==> flow/design.v (excerpt) <==
module cpu_top_pipeline (
    input wire clk,
    input wire rst,
    output wire [7:0]  imem_addr,
    input  wire [15:0] imem_data,
    output wire [7:0]  dmem_addr,
    output wire [15:0] dmem_wdata,
    output wire        dmem_we,
    input  wire [15:0] dmem_rdata,
    output wire        halted
);
    wire [15:0] if_pc, if_instr;
    wire if_stall, if_flush;
    wire [15:0] id_pc, id_instr;
    wire [3:0] id_opcode, id_rd, id_rs1, id_rs2;
    wire [15:0] id_rs1_data, id_rs2_data, id_imm;
    wire id_reg_write, id_alu_src, id_mem_read, id_mem_write, id_mem_to_reg;
    wire id_branch, id_branch_ne, id_jump;
    wire [3:0] id_alu_op;
    wire id_halt, id_pc_write;
    wire [15:0] ex1_pc, ex1_rs1_data, ex1_rs2_data, ex1_imm;
    wire [3:0] ex1_rd, ex1_rs1, ex1_rs2, ex1_alu_op;
    wire ex1_reg_write, ex1_alu_src, ex1_mem_read, ex1_mem_write, ex1_mem_to_reg;
    wire ex1_branch, ex1_branch_ne;
    wire [15:0] ex1_alu_result, ex1_branch_target;
    wire ex1_zero;
    wire [1:0] forward_a, forward_b;
    wire [15:0] ex1_rs1_fwd, ex1_rs2_fwd;
    wire [15:0] ex2_alu_result, ex2_rs2_data, ex2_branch_target;
    wire [3:0] ex2_rd;
    wire ex2_reg_write, ex2_mem_read, ex2_mem_write, ex2_mem_to_reg;
    wire ex2_branch, ex2_branch_ne, ex2_zero;
    wire [15:0] mem_alu_result, mem_rs2_data, mem_read_data, mem_branch_target;
    wire [3:0] mem_rd;
    wire mem_reg_write, mem_mem_read, mem_mem_write, mem_mem_to_reg;
  ...
clock: 4.61 ns
lec_check: 0
abc_area: 1
cap_margin: 20
core_margin: 2
core_utilization: 72
place_density: 0.6
slew_margin: 20
run.sh (not shown) runs the stock make flow with config.mk's settings and CLKGATE_MAP_FILE=.
The baseline produced a clean layout.
Edit:
--- a/flow/config.mk
+++ b/flow/config.mk
@@ -8 +7,0 @@
-export ABC_AREA = 1
@@ -11 +10 @@
-export CORE_UTILIZATION = 72
+export CORE_UTILIZATION = 40
==> flow/constraint.sdc (replaced) <==
create_clock -name core_clock -period 5.31 [get_ports {clk}]
set_input_delay 1.0620 -clock core_clock [delete_from_list [all_inputs] [get_ports {clk}]]
set_output_delay 1.0620 -clock core_clock [all_outputs]
set_load 0.01 [all_outputs]
=>
- routed wire length falls by a few percent
- design area shrinks slightly
- count of clock-buffer cells in the layout went down by 7
- die size grows by well over a third
- first-iteration DRC count decreases by well over a third
Edit:
--- a/flow/config.mk
+++ b/flow/config.mk
@@ -8 +8 @@
-export CAP_MARGIN = 20
+export CAP_MARGIN = 5
@@ -10,2 +10,2 @@
-export CORE_UTILIZATION = 40
-export PLACE_DENSITY = 0.6
+export CORE_UTILIZATION = 68
+export CTS_CLUSTER_SIZE = 36
==> flow/constraint.sdc (replaced) <==
create_clock -name core_clock -period 3.01 [get_ports {clk}]
set_input_delay 0.6020 -clock core_clock [delete_from_list [all_inputs] [get_ports {clk}]]
set_output_delay 0.6020 -clock core_clock [all_outputs]
set_load 0.01 [all_outputs]
Result: With this change the flow finished with negative setup slack left. Non-clock buffer count rose by 285. Via count grows by 20%. Cell count went down by 0.99%. Setup slack degrades by 2100 ps.
Edit:
--- a/flow/config.mk
+++ b/flow/config.mk
@@ -8 +8 @@
-export CAP_MARGIN = 5
+export CAP_MARGIN = 20
@@ -10,2 +10,2 @@
-export CORE_UTILIZATION = 68
-export CTS_CLUSTER_SIZE = 36
+export CORE_UTILIZATION = 64
+export PLACE_DENSITY = 0.6
==> flow/constraint.sdc (replaced) <==
create_clock -name core_clock -period 4.4 [get_ports {clk}]
set_input_delay 0.8800 -clock core_clock [delete_from_list [all_inputs] [get_ports {clk}]]
set_output_delay 0.8800 -clock core_clock [all_outputs]
set_load 0.01 [all_outputs]
The new run produced a layout that fails on negative setup slack; synthesized cell count does not change; wire length shrinks by about a fifth; utilization fell by 9.3 points; clock-buffer cell count decreases by 1; cell count drops by a few percent.
Edit:
--- a/flow/config.mk
+++ b/flow/config.mk
@@ -10 +10 @@
-export CORE_UTILIZATION = 64
+export CORE_UTILIZATION = 40
==> flow/constraint.sdc (replaced) <==
create_clock -name core_clock -period 5.5 [get_ports {clk}]
set_input_delay 1.1000 -clock core_clock [delete_from_list [all_inputs] [get_ports {clk}]]
set_output_delay 1.1000 -clock core_clock [all_outputs]
set_load 0.01 [all_outputs]
Result:
- The new run passed the timing, design-rule and antenna checks
- cell area fell by 5.6%
- wire length grows by about 1.8%
- worst setup slack improves by 700 ps
- non-clock buffer count decreases by 195
Edit:
--- a/flow/config.mk
+++ b/flow/config.mk
@@ -7,0 +8 @@
+export ABC_AREA = 1
@@ -10,2 +11,3 @@
-export CORE_UTILIZATION = 40
-export PLACE_DENSITY = 0.6
+export CORE_UTILIZATION = 71
+export PLACE_DENSITY = 0.8
+export SETUP_SLACK_MARGIN = -0.19
==> flow/constraint.sdc (replaced) <==
create_clock -name core_clock -period 3.77 [get_ports {clk}]
set_input_delay 0.7540 -clock core_clock [delete_from_list [all_inputs] [get_ports {clk}]]
set_output_delay 0.7540 -clock core_clock [all_outputs]
set_load 0.01 [all_outputs]
After rerunning: This time the run produced a layout that fails on negative setup slack; utilization rose by 37 points; global-route usage came out higher by 25 points; clock-buffer cell count shrinks by 11; design area rose by 7.4%; wire length went up by 19%; via count grows by 30%; worst setup slack gets worse by 540 ps.


Starting RTL as in the previous note.
clock: 3.0 ns
lec_check: 0
cap_margin: 20
cell_pad_in_sites_detail_placement: 0
cell_pad_in_sites_global_placement: 3
core_margin: 9
core_utilization: 16
cts_cluster_diameter: 99
cts_cluster_size: 94
gpl_routability_driven: 0
place_density_lb_addon: 0.16
slew_margin: 20
tns_end_percent: 45
The starting point finished with negative setup slack left.
Change:
Settings changed: CELL_PAD_IN_SITES_DETAIL_PLACEMENT 0 to default, CELL_PAD_IN_SITES_GLOBAL_PLACEMENT 3 to default, CORE_MARGIN 9 to 2, CORE_UTILIZATION 16 to 58, CTS_CLUSTER_DIAMETER 99 to default, CTS_CLUSTER_SIZE 94 to default, GPL_ROUTABILITY_DRIVEN 0 to default, PLACE_DENSITY_LB_ADDON 0.16 to default, TNS_END_PERCENT 45 to default.
Clock period 3.0 ns to 3.01 ns, I/O delays scaled along.
What happened: The new run finished but failed the layout checks on negative setup slack. Via count grows by 6.8%. Setup slack gets worse by 0.036 ns. Cell area drops by 4.6%. Worst hold slack loses 0.013 ns. Register-to-register slack degrades by 0.04 ns. First-iteration DRC count climbs by 86%. Core utilization grows by 55 points. Flip-flop count stays the same. Cell count decreases by 29%.
Change:
Settings changed: CORE_UTILIZATION 58 to 45, PLACE_DENSITY from default to 0.6.
Clock period 3.01 ns to 5.31 ns, I/O delays scaled along.
=> The new run finished clean. Core utilization came out lower by 24 points. Via count drops by about 9%. Clock-buffer cell count increases by 11. Register-to-register slack gains 2.3 ns. Wire length fell by 2.5%.
Change:
Settings changed: ABC_AREA from default to 1, CORE_UTILIZATION 45 to 72, CTS_CLUSTER_SIZE from default to 36, PLACE_DENSITY 0.6 to 0.75, SETUP_SLACK_MARGIN from default to -0.14.
Clock period 5.31 ns to 3.03 ns, I/O delays scaled along.
What happened:
- The changed run aborted during global routing with ODB-0269
- area after synthesis went up by about 7%
- die size went down by about 33%
- synthesized cell count went up by 32%


cpu_top_pipeline again, from the RTL that the note above started with.
export LEC_CHECK = 0
export ABC_AREA = 1
export CAP_MARGIN = 20
export CORE_MARGIN = 2
export CORE_UTILIZATION = 65
export SLEW_MARGIN = 20
create_clock -name core_clock -period 2.95 [get_ports {clk}]
The first run finished but fails on setup timing.
Rerun with:
--- a/flow/config.mk
+++ b/flow/config.mk
@@ -6,7 +6,8 @@
 export NUM_CORES = 4
 export LEC_CHECK = 0
-export ABC_AREA = 1
 export CAP_MARGIN = 20
 export CORE_MARGIN = 2
-export CORE_UTILIZATION = 65
+export CORE_UTILIZATION = 61
+export CTS_CLUSTER_SIZE = 41
+export SETUP_SLACK_MARGIN = 0.87
 export SLEW_MARGIN = 20
==> flow/constraint.sdc (replaced) <==
create_clock -name core_clock -period 3.01 [get_ports {clk}]
set_input_delay 0.6020 -clock core_clock [delete_from_list [all_inputs] [get_ports {clk}]]
set_output_delay 0.6020 -clock core_clock [all_outputs]
set_load 0.01 [all_outputs]
What happened: The new run finished with setup timing left. Count of clock-buffer cells in the layout rose by 17. Wire length fell by 13%. Global-route usage fell by 5.8 points. Cell area fell by 2.6%. Via count fell by 14%. Fmax fell by 20%. Sequential share of layout area rose by 1.0 points. Worst setup slack loses 0.95 ns.
Rerun with:
--- a/flow/config.mk
+++ b/flow/config.mk
@@ -6,8 +6,9 @@
 export NUM_CORES = 4
 export LEC_CHECK = 0
+export ABC_AREA = 1
 export CAP_MARGIN = 20
 export CORE_MARGIN = 2
-export CORE_UTILIZATION = 61
-export CTS_CLUSTER_SIZE = 41
-export SETUP_SLACK_MARGIN = 0.87
+export CORE_UTILIZATION = 71
+export PLACE_DENSITY = 0.8
+export SETUP_SLACK_MARGIN = 0.71
 export SLEW_MARGIN = 20
==> flow/constraint.sdc (replaced) <==
create_clock -name core_clock -period 5.5 [get_ports {clk}]
set_input_delay 1.1000 -clock core_clock [delete_from_list [all_inputs] [get_ports {clk}]]
set_output_delay 1.1000 -clock core_clock [all_outputs]
set_load 0.01 [all_outputs]
With this change the flow passed the timing, design-rule and antenna checks; setup slack gets better by 3.0 ns; global-route usage came out higher by 3.7 points; clock-buffer cell count came out lower by 12; hold slack gets worse by 0.0058 ns; clock skew came out lower by 0.013 ns; routed wire length came out lower by a little under a tenth; utilization came out lower by 3.8 points; die size came out lower by a little under a tenth.
Rerun with:
--- a/flow/config.mk
+++ b/flow/config.mk
@@ -7,8 +7,7 @@
 export LEC_CHECK = 0
 export ABC_AREA = 1
-export CAP_MARGIN = 20
+export CAP_MARGIN = 0
 export CORE_MARGIN = 2
-export CORE_UTILIZATION = 71
-export PLACE_DENSITY = 0.8
-export SETUP_SLACK_MARGIN = 0.71
+export CORE_UTILIZATION = 67
+export CTS_CLUSTER_DIAMETER = 373
 export SLEW_MARGIN = 20
==> flow/constraint.sdc (replaced) <==
create_clock -name core_clock -period 2.95 [get_ports {clk}]
set_input_delay 0.5900 -clock core_clock [delete_from_list [all_inputs] [get_ports {clk}]]
set_output_delay 0.5900 -clock core_clock [all_outputs]
set_load 0.01 [all_outputs]
Effect: The new run finished but fails on setup timing; worst hold slack is better by 0.0048 ns; setup slack got worse by 1.8 ns; global-route usage increases by 5.2 points; die area came out higher by 5.8%; design area rose by 15%; synthesized area does not change; register-to-register slack is worse by 1.8 ns.
Rerun with:
--- a/flow/config.mk
+++ b/flow/config.mk
@@ -9,5 +9,6 @@
 export CAP_MARGIN = 0
 export CORE_MARGIN = 2
-export CORE_UTILIZATION = 67
-export CTS_CLUSTER_DIAMETER = 373
+export CORE_UTILIZATION = 71
+export PLACE_DENSITY = 0.8
+export SETUP_SLACK_MARGIN = -0.23
 export SLEW_MARGIN = 20
==> flow/constraint.sdc (replaced) <==
create_clock -name core_clock -period 3.75 [get_ports {clk}]
set_input_delay 0.7500 -clock core_clock [delete_from_list [all_inputs] [get_ports {clk}]]
set_output_delay 0.7500 -clock core_clock [all_outputs]
set_load 0.01 [all_outputs]
After rerunning: The new run completed, yet does not pass: setup timing; final area goes down by 6.8%; clock skew goes down by 0.012 ns; worst setup slack improved by 0.44 ns; routed wire length goes down by 1.4%; global-route usage goes up by 0.84 points; clock-buffer cell count goes down by 3; area after synthesis stays the same; non-clock buffer count goes down by 181.


cpu_top_pipeline again, from the RTL that the note above started with.
Settings: LEC_CHECK=0, ABC_AREA=1, CAP_MARGIN=0, CORE_MARGIN=2, CORE_UTILIZATION=72, PLACE_DENSITY=0.75, SETUP_SLACK_MARGIN=-0.39, SLEW_MARGIN=20; clock period 3.79 ns.
The starting point produced a layout that fails on negative setup slack.
Next try:
--- a/flow/config.mk
+++ b/flow/config.mk
@@ -12,2 +12,2 @@
-export PLACE_DENSITY = 0.75
-export SETUP_SLACK_MARGIN = -0.39
+export CTS_CLUSTER_DIAMETER = 373
+export PLACE_DENSITY = 0.78
==> flow/constraint.sdc (replaced) <==
create_clock -name core_clock -period 3.73 [get_ports {clk}]
set_input_delay 0.7460 -clock core_clock [delete_from_list [all_inputs] [get_ports {clk}]]
set_output_delay 0.7460 -clock core_clock [all_outputs]
set_load 0.01 [all_outputs]
- The new run completed, yet does not pass: negative setup slack
- via count climbs by 2.6%
- die area stays the same
- wire length climbs by 3.5%
- global-route usage drops by 1.5 points
- utilization climbs by 2.7 points
- first-iteration DRC count climbs by 1.4%
- clock skew drops by 0.016 ns
- design area climbs by 3.2%
- synthesized cell count does not change
Next try:
--- a/flow/config.mk
+++ b/flow/config.mk
@@ -12,2 +12,3 @@
-export CTS_CLUSTER_DIAMETER = 373
-export PLACE_DENSITY = 0.78
+export CTS_CLUSTER_SIZE = 36
+export PLACE_DENSITY = 0.75
+export SETUP_SLACK_MARGIN = 0.8
==> flow/constraint.sdc (replaced) <==
create_clock -name core_clock -period 3.04 [get_ports {clk}]
set_input_delay 0.6080 -clock core_clock [delete_from_list [all_inputs] [get_ports {clk}]]
set_output_delay 0.6080 -clock core_clock [all_outputs]
set_load 0.01 [all_outputs]
Effect:
- Now the flow stopped in global routing on GRT-0232
- die area is unchanged
- synthesized area is unchanged
- synthesized cell count stays the same
Next try:
--- a/flow/config.mk
+++ b/flow/config.mk
@@ -11,4 +11,4 @@
-export CORE_UTILIZATION = 72
-export CTS_CLUSTER_SIZE = 36
-export PLACE_DENSITY = 0.75
-export SETUP_SLACK_MARGIN = 0.8
+export CORE_UTILIZATION = 71
+export CTS_CLUSTER_SIZE = 50
+export PLACE_DENSITY = 0.8
+export SETUP_SLACK_MARGIN = 1.01
==> flow/constraint.sdc (replaced) <==
create_clock -name core_clock -period 3.77 [get_ports {clk}]
set_input_delay 0.7540 -clock core_clock [delete_from_list [all_inputs] [get_ports {clk}]]
set_output_delay 0.7540 -clock core_clock [all_outputs]
set_load 0.01 [all_outputs]
The new run reached the layout checks and failed them: negative setup slack.
Synthesized cell count stays the same.
Area after synthesis is unchanged.
Die size increases by 1.4%.


cpu_top_pipeline again, from the RTL that the note above started with.
// cpu_top_pipeline
module cpu_top_pipeline (
    input wire clk,
    input wire rst,
    output wire [7:0]  imem_addr,
    input  wire [15:0] imem_data,
    output wire [7:0]  dmem_addr,
    output wire [15:0] dmem_wdata,
    output wire        dmem_we,
    input  wire [15:0] dmem_rdata,
    output wire        halted
);
clock: 4.78 ns
lec_check: 0
abc_area: 1
cap_margin: 35
cell_pad_in_sites_global_placement: 2
core_margin: 5
core_utilization: 17
cts_cluster_diameter: 258
min_routing_layer: met1
setup_slack_margin: 0.92
slew_margin: 10
==> next run, changes <==
ABC_AREA = default   (was 1)
CAP_MARGIN = 20   (was 35)
CELL_PAD_IN_SITES_GLOBAL_PLACEMENT = default   (was 2)
CORE_MARGIN = 2   (was 5)
CORE_UTILIZATION = 64   (was 17)
CTS_CLUSTER_DIAMETER = default   (was 258)
MIN_ROUTING_LAYER = default   (was met1)
SETUP_SLACK_MARGIN = 0.97   (was 0.92)
SLEW_MARGIN = 20   (was 10)
clock period = 3.7 ns   (was 4.78 ns; I/O delays follow)
Result: Now the flow finished but fails on setup timing. Utilization rose by 61 points. Register-to-register slack is worse by 2000 ps. Worst hold slack improves by 22 ps. Flip-flop count is unchanged. Global-route usage climbs by 30 points. Routed wire length decreases by about a fifth. Final cell count goes down by well over a third.
==> next run, changes <==
CAP_MARGIN = 0   (was 20)
CORE_UTILIZATION = 72   (was 64)
CTS_CLUSTER_SIZE = 30   (was default)
PLACE_DENSITY = 0.78   (was default)
SETUP_SLACK_MARGIN = default   (was 0.97)
clock period = 4.34 ns   (was 3.7 ns; I/O delays follow)
After rerunning: The changed run reached the layout checks and failed them: setup timing. Cell area is lower by a few percent. Routed wire length rose by a few percent. Global-route usage is higher by 7.8 points. Die size came out lower by roughly a tenth. Synthesized area is unchanged. Setup slack improves by 410 ps. Hold slack improved by 5.6 ps. Cell count decreases by a few percent. Critical path depth is lower by 1. Via count is higher by a few percent.
==> next run, changes <==
CAP_MARGIN = 20   (was 0)
CORE_UTILIZATION = 71   (was 72)
CTS_CLUSTER_DIAMETER = 370   (was default)
SETUP_SLACK_MARGIN = -0.08   (was default)
clock period = 2.61 ns   (was 4.34 ns; I/O delays follow)
=>
- The changed run ran to the end with violations: setup timing
- global-route usage came out lower by 2.8 points
- count of clock-buffer cells in the layout went down by 51
- sequential share of layout area falls by 0.39 points
- flip-flop count stays the same
